== build 37 ==
Design CPU, start of the top module:
module CPU(
    input Clock,
    input Reset,
    input [15:0] Mem_Data,
	 input SerialValid,
	 input [15:0] SerialDataIn,
	 input [7:0] GamePad,
    output [15:0] Mem_Addr,
    output Mem_Write,
    output [15:0] Data_Out,
	 output [15:0] VGA_Start,
	 output [15:0] VGA_Row,
	 output SerialSend,
	 output SerialRead,
	 output [15:0] SerialDataOut
    );
Size: ~2600 cells after synthesis, roughly 360 flip-flops, ~130 I/O pins.
clock: 7.09 ns
lec_check: 0
abc_area: 0
cap_margin: 20
cell_pad_in_sites_global_placement: 0
core_margin: 2
core_utilization: 66
cts_cluster_diameter: 29
cts_cluster_size: 85
max_routing_layer: met4
min_routing_layer: met1
setup_slack_margin: 1.16
slew_margin: 20
tns_end_percent: 35
run.sh (not shown) runs the stock make flow with config.mk's settings and CLKGATE_MAP_FILE=.
Build 37: it failed with a tool error in 5_1_grt, so there are no final results.
Input-level comparison between build 45 and build 37:
- CELL_PAD_IN_SITES_GLOBAL_PLACEMENT now 3, was 0
- CELL_PAD_IN_SITES_DETAIL_PLACEMENT now 1, previously not set
- ABC_AREA now 1, was 0
- CORE_MARGIN now 9, was 2
- CORE_UTILIZATION now 53, was 66
- SETUP_SLACK_MARGIN no longer set, was 1.16
- HOLD_SLACK_MARGIN now 0.02, previously not set
- CAP_MARGIN now 10, was 20
- CTS_CLUSTER_SIZE no longer set, was 85
- CTS_CLUSTER_DIAMETER now 51, was 29
- the clock period (ns, I/O delays scaled along) now 11.7, was 7.09
Build 45 | ERROR | 3_1_place_gp_skip_io. Post-synthesis compound-gate area fraction in build 45 vs build 37: down 11 points. Relative to build 37, the post-synthesis average cell area measured on build 45 has decreased by more than 10%. Cell count after synthesis: build 45 vs build 37 up 32%. From build 37 to build 45 the numbers moved as follows: cell count listed in synth_stat.txt went up about 30%; die area went up 42%. [build 45 vs build 37] synthesized area: higher in build 45.
Edits applied to the flow inputs when going from build 45 to build 86:
- removing CTS_CLUSTER_DIAMETER (formerly 51)
- removing ABC_AREA (formerly 1)
- changing CORE_UTILIZATION from 53 to 40
- changing CORE_MARGIN from 9 to 2
- removing MAX_ROUTING_LAYER (formerly met4)
- removing HOLD_SLACK_MARGIN (formerly 0.02)
- removing TNS_END_PERCENT (formerly 35)
- removing MIN_ROUTING_LAYER (formerly met1)
- changing CAP_MARGIN from 10 to 20
- removing CELL_PAD_IN_SITES_GLOBAL_PLACEMENT (formerly 3)
- setting SETUP_SLACK_MARGIN to 0.88 for the first time
- setting PLACE_DENSITY to 0.6 for the first time
- removing CELL_PAD_IN_SITES_DETAIL_PLACEMENT (formerly 1)
- changing the clock period (ns, I/O delays scaled along) from 11.7 to 12.8
Notes after the runs:
- Core footprint (higher): build 86
- Build 86 was carried through to the last stage, and its layout satisfied the timing, design-rule and antenna checks.
- Build 45 did not finish; the tool stopped in 3_1_place_gp_skip_io with error GPL-0301.
- Build 86 — synthesized area per cell about 30% higher, build 45 as reference
- Delta(number of distinct library cells after synthesis, build 86 - build 45) > 0
- Going from build 45 to build 86, the area after synthesis was found to have gone down by about 0.7%.
- Compare build 86 and build 45 | multiplexer area fraction after synthesis higher: build 86
- Of the two values seen for combinational family with the most area after synthesis, AND-OR/OR-AND gates was produced by build 86 and simple AND/OR/NAND/NOR gates by build 45.
- When build 86 is set beside build 45, its die outline height turns out to be 7.5% larger.
- On share of the synthesized netlist area taken by xor and xnor gates: between build 86 and build 45, it ends up lower for build 45.
- [build 86] chip area line of the yosys report fell 160 sq um relative to build 45
For build 89, these inputs were changed with respect to build 86:
- CTS_CLUSTER_DIAMETER: unset -> 76
- PLACE_DENSITY: 0.6 -> unset
- TNS_END_PERCENT: unset -> 35
- MIN_ROUTING_LAYER: unset -> met1
- ABC_AREA: unset -> 1
- CAP_MARGIN: 20 -> 10
- CORE_UTILIZATION: 40 -> 21
- SETUP_SLACK_MARGIN: 0.88 -> unset
- CORE_MARGIN: 2 -> 9
- CELL_PAD_IN_SITES_GLOBAL_PLACEMENT: unset -> 3
- MAX_ROUTING_LAYER: unset -> met4
- HOLD_SLACK_MARGIN: unset -> 0.02
- the clock period (ns, I/O delays scaled along): 12.8 -> 11.7
==> comparison <==
- Having completed the whole flow, build 89 delivered a layout that passed the timing, design-rule and antenna checks.
- Build 89 vs. build 86: weighted congestion reported at the end of routability-driven placement saw a decrease, count of non-CTS buffers in the layout decreased 20, clock skew after layout now sits at about the same level.
- Build 86 has lower clock power share than build 89.
- Cell count up 1632 in build 89 wrt build 86
- On area of all placed cells without fillers, build 86 beats build 89.
- Build 89 vs build 86 — power dropped 3.9%.
- Distinct cell type count of the synthesized netlist: build 89 < build 86
- Compared build 89 vs build 86, and clock buffer count in the final layout is up in build 89.
Relative to build 89, the following input files were edited for build 69:
- clearing TNS_END_PERCENT, which used to be 35
- putting PLACE_DENSITY_LB_ADDON at 0.16 where nothing was set
- clearing HOLD_SLACK_MARGIN, which used to be 0.02
- swapping 76 for 172 in CTS_CLUSTER_DIAMETER
- putting CELL_PAD_IN_SITES_DETAIL_PLACEMENT at 2 where nothing was set
- clearing ABC_AREA, which used to be 1
- putting GPL_TIMING_DRIVEN at 0 where nothing was set
- swapping 10 for 35 in CAP_MARGIN
- clearing CELL_PAD_IN_SITES_GLOBAL_PLACEMENT, which used to be 3
- clearing MIN_ROUTING_LAYER, which used to be met1
- swapping 9 for 4 in CORE_MARGIN
- putting CTS_CLUSTER_SIZE at 21 where nothing was set
- swapping 20 for 15 in SLEW_MARGIN
- swapping 21 for 33 in CORE_UTILIZATION
- swapping 11.7 for 8.91 in the clock period (ns, I/O delays scaled along)
Results
- Going from build 89 to build 69, simple-gate share of the synthesized area went down; area fraction in xor and xnor cells +0.27 points; worst slack at placement shows a reduction of 5.09 ns.
- The flow for build 69 finished, though final verification flagged setup timing.
- Build 69 ended up with AND-OR/OR-AND gates as its prevailing logic family in the synthesized netlist; build 89 ended up with simple AND/OR/NAND/NOR gates.
Edits applied to the flow inputs when going from build 69 to build 82:
- ABC_AREA newly set to 0
- CTS_CLUSTER_DIAMETER changed from 172 to 201
- PLACE_DENSITY_LB_ADDON removed (was 0.16)
- SETUP_SLACK_MARGIN newly set to 1.71
- SLEW_MARGIN changed from 15 to 20
- MAX_ROUTING_LAYER removed (was met4)
- CAP_MARGIN changed from 35 to 20
- CELL_PAD_IN_SITES_DETAIL_PLACEMENT removed (was 2)
- CORE_MARGIN changed from 4 to 2
- GPL_TIMING_DRIVEN removed (was 0)
- CORE_UTILIZATION changed from 33 to 70
- the clock period (ns, I/O delays scaled along) changed from 8.91 to 6.44
--- outcome ---
- Build 82 got as far as 5_1_grt, where a tool error ended the run.
- Relative to build 69, the height of the chip measured on build 82 has decreased by more than a quarter.
- In build 82, total placed cells including tap cells is lower than in build 69.
- Diff build 82..build 69 | Yosys chip area | unchanged
- Build 82 — count of cells resized by post-cts repair 31 lower, build 69 as reference
- Diff build 82 and build 69: horizontal die dimension higher in build 69
- Taking build 69 as the reference, in build 82 synthesized area held, die area went down, total CTS buffers has decreased, sum of net half-perimeters after detailed placement lower.
- The lower post-CTS setup repair buffer count came out of build 82.
- Build 82 vs build 69: total number of placement rows down by more than a quarter
No activity file was given, so power comes from the tool's default toggle rates.
